==> 09-10: inputs <==
==> flow/design.v <==
`timescale 1ns / 1ps
module display7(clk, seg_number, an_number, seg, an, btnU
    );
    input clk, btnU;
    output reg [7:0] seg;
    output reg [3:0] an;
    input wire [3:0] seg_number;
    input wire [1:0] an_number;
    always @ (*)
    begin 
        case(seg_number)
            4'h0: seg = 8'b11000000;
            4'h1: seg = 8'b11111001;
            4'h2: seg = 8'b10100100;
            4'h3: seg = 8'b10110000;
            4'h4: seg = 8'b10011001;
            4'h5: seg = 8'b10010010;
            4'h6: seg = 8'b10000010;
            4'h7: seg = 8'b11111000;
            4'h8: seg = 8'b10000000;
            4'h9: seg = 8'b10010000;
            default: seg = 8'b00000000;
        endcase
        case(an_number)
            2'b00: an = 4'b0111;
            2'b01:
            begin
            an = 4'b1011;
            seg[7] = 0;
            end
            2'b10: an = 4'b1101;
            2'b11: an = 4'b1110;
            default: an = 4'b0000;
        endcase
     end 
endmodule
`timescale 1ns / 1ps
module notes(clk, rst, speaker, signal
    );
    input clk;
    input rst;
    input [1:0] signal;
    output reg speaker;
    reg [3:0] seg_number;
    reg [1:0] an_number;
    reg [7:0] counter;
    always @(posedge clk)
    begin
        if (rst)
        begin
            counter <= 0;
            speaker <= 0;
        end
        else if (signal == 2'b00)
        begin
            counter <= 0;
            speaker <= 0;
        end  
        else if (signal == 2'b01)
        begin
            if(counter==55) counter <= 0; else counter <= counter+1;
            speaker <= counter[5];
        end
        else  
        begin
            if(counter==221) counter <= 0; else counter <= counter+1;
            speaker <= counter[7];
        end
    end
endmodule
`timescale 1ns / 1ps
module randomNumber #(parameter BITS = 5)(
    input clk,
    input rst,
    output reg [4:0] data
    );
   reg [4:0] data_next;
   always @* begin
    data_next[4] = data[4]^data[1];
    data_next[3] = data[3]^data[0];
    data_next[2] = data[2]^data_next[4];
    data_next[1] = data[1]^data_next[3];
    data_next[0] = data[0]^data_next[2];
   end
   always @(posedge clk) begin
    if(rst)
        data <= 5'h1f;
    else
        data <= data_next;
   end
endmodule
`timescale 1ns / 1ps
module clock_1hz(clk, rst, clk_1hz
    );
    input clk;
    input rst;
    output clk_1hz;
    reg clk_1hz;
    reg [12:0] counter;
    always @ (posedge clk)
        if (rst)
            begin
                counter <= 0;
                clk_1hz <= 0;
            end
        else if (counter == 13'd4999)
            begin
                counter <= 0;
                clk_1hz <= 1;
            end
        else
            begin
                clk_1hz <= 0;
                counter <= counter + 1;
            end    
endmodule
`timescale 1ns / 1ps
module clock_500hz(clk, rst, clk_500hz
    );
    input clk;
    input rst;
    output clk_500hz;
    reg clk_500hz;
    reg [3:0] counter;
    always @ (posedge clk)
        begin
            if (rst)
            begin
                counter <= 0;
                clk_500hz <= 0;
            end
            else if (counter == 4'd9)
            begin
                counter <= 0;
                clk_500hz <= 1;
            end
            else
            begin
                clk_500hz <= 0;
                counter <= counter + 1;
            end    
        end
endmodule
`timescale 1ns / 1ps
module bopit(clk, rst, btnR, btnD, btnL, btnU, btnS, sw, seg, an, led, speaker 
    );
    input clk;
    input rst;
    input btnR, btnS, btnD, btnU, btnL;
    input [7:0] sw;
    output reg [7:0] led;
    output [7:0] seg;
    output [3:0] an;
    reg [3:0] seg_number;
    reg [1:0] an_number;
    wire clk_1hz;  
    wire clk_500hz;  
    wire [4:0] randomBop;  
    output wire speaker;
    reg [1:0] signal;  
    reg [7:0] ledCode;
    reg [3:0] bopCode; 
    reg [3:0] ones_seconds;
    reg [3:0] tens_seconds;
    reg [3:0] ones_score;
    reg [3:0] tens_score;
    integer an_toggle;
    integer an_index;
    integer gameOn;
    integer command_type;
    integer command_number;
    integer roundWon;
    integer roundDelay;
    integer fail_count;
    notes bop_notes(
        .clk(clk),
        .rst(rst),
        .signal(signal),
        .speaker(speaker)
    );
    randomNumber randomNum (
        .clk(clk),
        .rst(rst),
        .data(randomBop)
    );
    clock_1hz clock_1 (
		.clk(clk), 
		.rst(rst),
		.clk_1hz(clk_1hz)
	);
    clock_500hz clock_500 (
        .clk(clk),
        .rst(rst),
        .clk_500hz(clk_500hz)
    );
    display7 segmentDisplay (
            .clk(clk), 
            .seg_number(seg_number), 
            .an_number(an_number), 
            .seg(seg), 
            .an(an), 
            .btnU(btnU) 
    );
    always @ (posedge clk)
    if (rst)
    begin
        ones_seconds <= 0;
        tens_seconds <= 0;
        command_type <= 10;
        command_number <= 8;
        an_toggle <= 0;
        an_index <= 0;
        ones_score <= 0;
        tens_score <= 0;
        bopCode <= 0;
        ledCode <= 0;
        gameOn <= 1;
        roundWon <= 0;
        roundDelay <= 0;
        signal <= 0;
        fail_count <= 0;
        seg_number <= 0;
        an_number <= 0;
        led <= 0;
    end
    else
    begin
        if (btnS)
        begin
            roundWon <= 0;
            roundDelay <= 0;
            gameOn <= 1;
            ones_score <= 0;
            tens_score <= 0;
            ones_seconds <= 0;
            tens_seconds <= 0;
            bopCode <= randomBop % 12;
            fail_count <= 0;
        end
        if (!roundWon)
        begin
        case(bopCode)
            0:
            begin  
                if (sw[0])
                begin
                    roundWon <= 1;
                end
                else if(sw[7:0] || btnU || btnL || btnD || btnR)
                begin
                    gameOn <= 0;
                end
            end
            1:
            begin  
                if (sw[1])
                begin
                    roundWon <= 1;
                end
                else if(sw[7:0] || btnU || btnL || btnD || btnR)
                begin
                    gameOn <= 0;
                end
            end
            2:
            begin  
                if (sw[2])
                begin
                    roundWon <= 1;
                end
                else if(sw[7:0] || btnU || btnL || btnD || btnR)
                begin
                    gameOn <= 0;
                end
            end
            3:
            begin  
                if (sw[3])
                begin
                    roundWon <= 1;
                end
                else if(sw[7:0] || btnU || btnL || btnD || btnR)
                begin
                    gameOn <= 0;
                end
            end
            4:
            begin  
                if (sw[4])
                begin
                    roundWon <= 1;
                end
                else if(sw[7:0] || btnU || btnL || btnD || btnR)
                begin
                    gameOn <= 0;
                end
            end
            5:
            begin  
                if (sw[5])
                begin
                    roundWon <= 1;
                end
                else if(sw[7:0] || btnU || btnL || btnD || btnR)
                begin
                    gameOn <= 0;
                end
            end
            6:
            begin  
                if (sw[6])
                begin
                    roundWon <= 1;
                end
                else if(sw[7:0] || btnU || btnL || btnD || btnR)
                begin
                    gameOn <= 0;
                end
            end
            7:
            begin  
                if (sw[7])
                begin
                    roundWon <= 1;
                end
                else if(sw[7:0] || btnU || btnL || btnD || btnR)
                begin
                    gameOn <= 0;
                end
            end
            8:
            begin  
                if (btnU)
                begin
                    roundWon <= 1;
                end
                else if(sw[7:0] || btnU || btnL || btnD || btnR)
                begin
                    gameOn <= 0;
                end
            end
            9:
            begin  
                if (btnR)
                begin
                    roundWon <= 1;
                end
                else if(sw[7:0] || btnU || btnL || btnD || btnR)
                begin
                    gameOn <= 0;
                end
            end
            10:
            begin  
                if (btnD)
                begin
                    roundWon <= 1;
                end
                else if(sw[7:0] || btnU || btnL || btnD || btnR)
                begin
                    gameOn <= 0;
                end
            end
            11:
            begin  
                if (btnL)
                begin
                    roundWon <= 1;
                end
                else if(sw[7:0] || btnU || btnL || btnD || btnR)
                begin
                    gameOn <= 0;
                end
            end
        endcase
        end
        if (clk_1hz && gameOn)
        begin
            if (roundWon)
            begin
                if (roundDelay == 0)
                    signal <= 1;
                if (roundDelay == 1)
                    signal <= 0;
                if (roundDelay == 3)
                begin
                    roundWon <= 0;
                    roundDelay <= 0;
                    bopCode <= randomBop % 12;
                    if (ones_score == 4'b1001)
                    begin
                       ones_score <= 0; 
                       tens_score <= tens_score + 1;
                    end
                    else
                    begin
                       ones_score <= ones_score + 1;
                    end
                end
                else
                begin
                    roundDelay <= roundDelay + 1;
                end
                   ones_seconds <= 0;
                   tens_seconds <= 0;
            end
            else
            begin 
                ones_seconds <= ones_seconds + 1;
                if (ones_seconds == 4'b1001)
                begin
                    ones_seconds <= 0; 
                    tens_seconds <= tens_seconds + 1;
                end
            end
        end
        if (tens_seconds == 4'b0001)
        begin
            ones_seconds <= 0;
            tens_seconds <= 0;
            gameOn <= 0;
        end
        if (clk_500hz && gameOn)  
        begin
            an_index <= an_toggle % 4;
            case(an_index)
                0:
                begin
                    if (bopCode > 4'b0111)  
                    begin
                        seg_number <= 4'b1000;
                        ledCode <= 8'b00000000;
                        led [7:0] <= ledCode [7:0];
                    end
                    else  
                    begin
                        seg_number <= 4'b0101;
                        ledCode <= 8'b00000001 << (bopCode % 8);
                        led [7:0] <= ledCode [7:0];
                    end
                    an_number <= an_index;
                end
                1:
                begin
                    seg_number <= bopCode % 8; 
                    an_number <= an_index;
                end
                2:
                begin
                    seg_number <= tens_seconds;
                    an_number <= an_index;
                end
                3:
                begin
                    seg_number <= ones_seconds;
                    an_number <= an_index;                  
                end
                default:
                begin
                    seg_number <= 0;
                    an_number <= 0;
                end
            endcase
            an_toggle <= an_toggle + 1;
        end
        else if (clk_500hz && !gameOn)
        begin
            if (fail_count != 500)
            begin
                signal <= 2;
                fail_count <= fail_count + 1;
            end
            if (fail_count == 500)
                signal <= 0;
            an_index <= an_toggle % 4;
            case(an_index)
                0:
                begin
                    seg_number <= 0;
                    an_number <= an_index;
                end
                1:
                begin
                    seg_number <= 0;
                    an_number <= an_index;
                end
                2:
                begin
                    seg_number <= tens_score;
                    an_number <= an_index;
                end
                3:
                begin
                    seg_number <= ones_score;
                    an_number <= an_index;                  
                end
                default:
                begin
                    seg_number <= 0;
                    an_number <= 0;
                end
            endcase
            an_toggle <= an_toggle + 1;
        end
    end
endmodule
==> flow/run.sh <==
#!/bin/bash
# the make line also repeats each setting of config.mk as NAME=value (left out here)
make -C /OpenROAD-flow-scripts/flow DESIGN_CONFIG=/design/flow/config.mk WORK_HOME=/design/flow/orfs CLKGATE_MAP_FILE= finish
==> flow/config.mk <==
export PLATFORM = sky130hd
export DESIGN_NAME = bopit
export DESIGN_NICKNAME = bopit
export VERILOG_FILES = /design/flow/design.v
export SDC_FILE = /design/flow/constraint.sdc
export NUM_CORES = 4
export LEC_CHECK = 0
export ABC_AREA = 1
export CAP_MARGIN = 25
export CELL_PAD_IN_SITES_GLOBAL_PLACEMENT = 3
export CORE_MARGIN = 10
export CORE_UTILIZATION = 57
export CTS_CLUSTER_DIAMETER = 40
export GPL_TIMING_DRIVEN = 0
export MIN_ROUTING_LAYER = met1
export SETUP_SLACK_MARGIN = -0.17
export SLEW_MARGIN = 40
==> flow/constraint.sdc <==
create_clock -name core_clock -period 10.0 [get_ports {clk}]
set_input_delay 2.0000 -clock core_clock [delete_from_list [all_inputs] [get_ports {clk}]]
set_output_delay 2.0000 -clock core_clock [all_outputs]
set_load 0.01 [all_outputs]
==> 06-25: changes against 09-10 <==
Settings changed: ABC_AREA 1 to 0, CAP_MARGIN 25 to 20, CELL_PAD_IN_SITES_GLOBAL_PLACEMENT 3 to not set, CORE_MARGIN 10 to 2, CORE_UTILIZATION 57 to 70, CTS_CLUSTER_DIAMETER 40 to 190, CTS_CLUSTER_SIZE set to 24, GPL_TIMING_DRIVEN 0 to not set, HOLD_SLACK_MARGIN set to 0.23, MIN_ROUTING_LAYER met1 to not set, SETUP_SLACK_MARGIN -0.17 to 0.27, SLEW_MARGIN 40 to 20.
==> flow/constraint.sdc (replaced) <==
create_clock -name core_clock -period 2.19 [get_ports {clk}]
set_input_delay 0.4380 -clock core_clock [delete_from_list [all_inputs] [get_ports {clk}]]
set_output_delay 0.4380 -clock core_clock [all_outputs]
set_load 0.01 [all_outputs]
==> 11-01: changes against 09-10 <==
Settings changed: ABC_AREA 1 to not set, CAP_MARGIN 25 to 15, CELL_PAD_IN_SITES_GLOBAL_PLACEMENT 3 to 0, CORE_MARGIN 10 to 2, CORE_UTILIZATION 57 to 72, CTS_CLUSTER_DIAMETER 40 to 313, GPL_ROUTABILITY_DRIVEN set to 0, GPL_TIMING_DRIVEN 0 to not set, PLACE_DENSITY set to 0.38, SETUP_SLACK_MARGIN -0.17 to not set, SLEW_MARGIN 40 to 20.
==> flow/constraint.sdc (replaced) <==
create_clock -name core_clock -period 2.6 [get_ports {clk}]
set_input_delay 0.5200 -clock core_clock [delete_from_list [all_inputs] [get_ports {clk}]]
set_output_delay 0.5200 -clock core_clock [all_outputs]
set_load 0.01 [all_outputs]
==> impl_metrics.yaml <==
# generated from flow reports
status:
  outcome: "did not finish"
  flow.stopped_at: "global placement without I/O (3_1_place_gp_skip_io)"
  error_message: "[ERROR GPL-0301] Utilization 138.580 % exceeds 100%."
floorplan:
  die_h_um: 171
  initial_core_util_pct: 57.6
synth:
  mux_area_share_pct: 0
  most_common_cell: "sky130_fd_sc_hd__nand2_1"
  top_area_contributor_share_pct: 38.3
  post_synth_main_area_contributors: "sky130_fd_sc_hd__dfxtp_1, sky130_fd_sc_hd__nand2_1, sky130_fd_sc_hd__nor2_1, sky130_fd_sc_hd__nand3_1, sky130_fd_sc_hd__inv_1"
  adder_share_synth_pct: 2.12
  synthesis.nets: 1920
  simple_gate_share_pct: 36.5
# the run above: 09-10

==> impl_metrics.yaml <==
# generated from flow reports
status:
  outcome: "did not finish"
  flow.stopped_at: "global routing (5_1_grt)"
  error_message: "[ERROR GRT-0232] Routing congestion too high. Check the congestion heatmap in the GUI."
synth:
  adder_share_synth_pct: 2.36
  synthesis.nets: 1412
  post_synth_main_area_contributors: "sky130_fd_sc_hd__dfxtp_1, sky130_fd_sc_hd__nand2_1, sky130_fd_sc_hd__and2_1, sky130_fd_sc_hd__nor2_1, sky130_fd_sc_hd__a21oi_1"
  simple_gate_share_pct: 31.1
  mux_area_share_pct: 3.07
  top_area_contributor_share_pct: 42.5
  netlist_instances: 1375
  most_common_cell: "sky130_fd_sc_hd__dfxtp_1"
  yosys-stat-cells: 1375
floorplan:
  die_h_um: 133
  initial_core_util_pct: 71.0
place:
  post-place-ws_ps: -593
# the run above: 06-25

==> impl_metrics.yaml <==
# generated from flow reports
final_timing:
  layout_setup_ws_ps: -32.8
  post_layout_period_usage_pct: 101
  setup_viol: 2
  rsz0062_at_grt: "true"
synth:
  synthesis.nets: 1412
  mux_area_share_pct: 3.07
  adder_share_synth_pct: 2.36
  top_area_contributor_share_pct: 42.5
  most_common_cell: "sky130_fd_sc_hd__dfxtp_1"
  post_synth_main_area_contributors: "sky130_fd_sc_hd__dfxtp_1, sky130_fd_sc_hd__nand2_1, sky130_fd_sc_hd__and2_1, sky130_fd_sc_hd__nor2_1, sky130_fd_sc_hd__a21oi_1"
status:
  outcome: "complete, but fails checks"
  check-failures: "negative setup slack"
floorplan:
  initial_core_util_pct: 73.6
  die_h_um: 131
critical_path:
  timing_worst_setup_path_type: "reg2reg"
# the run above: 11-01

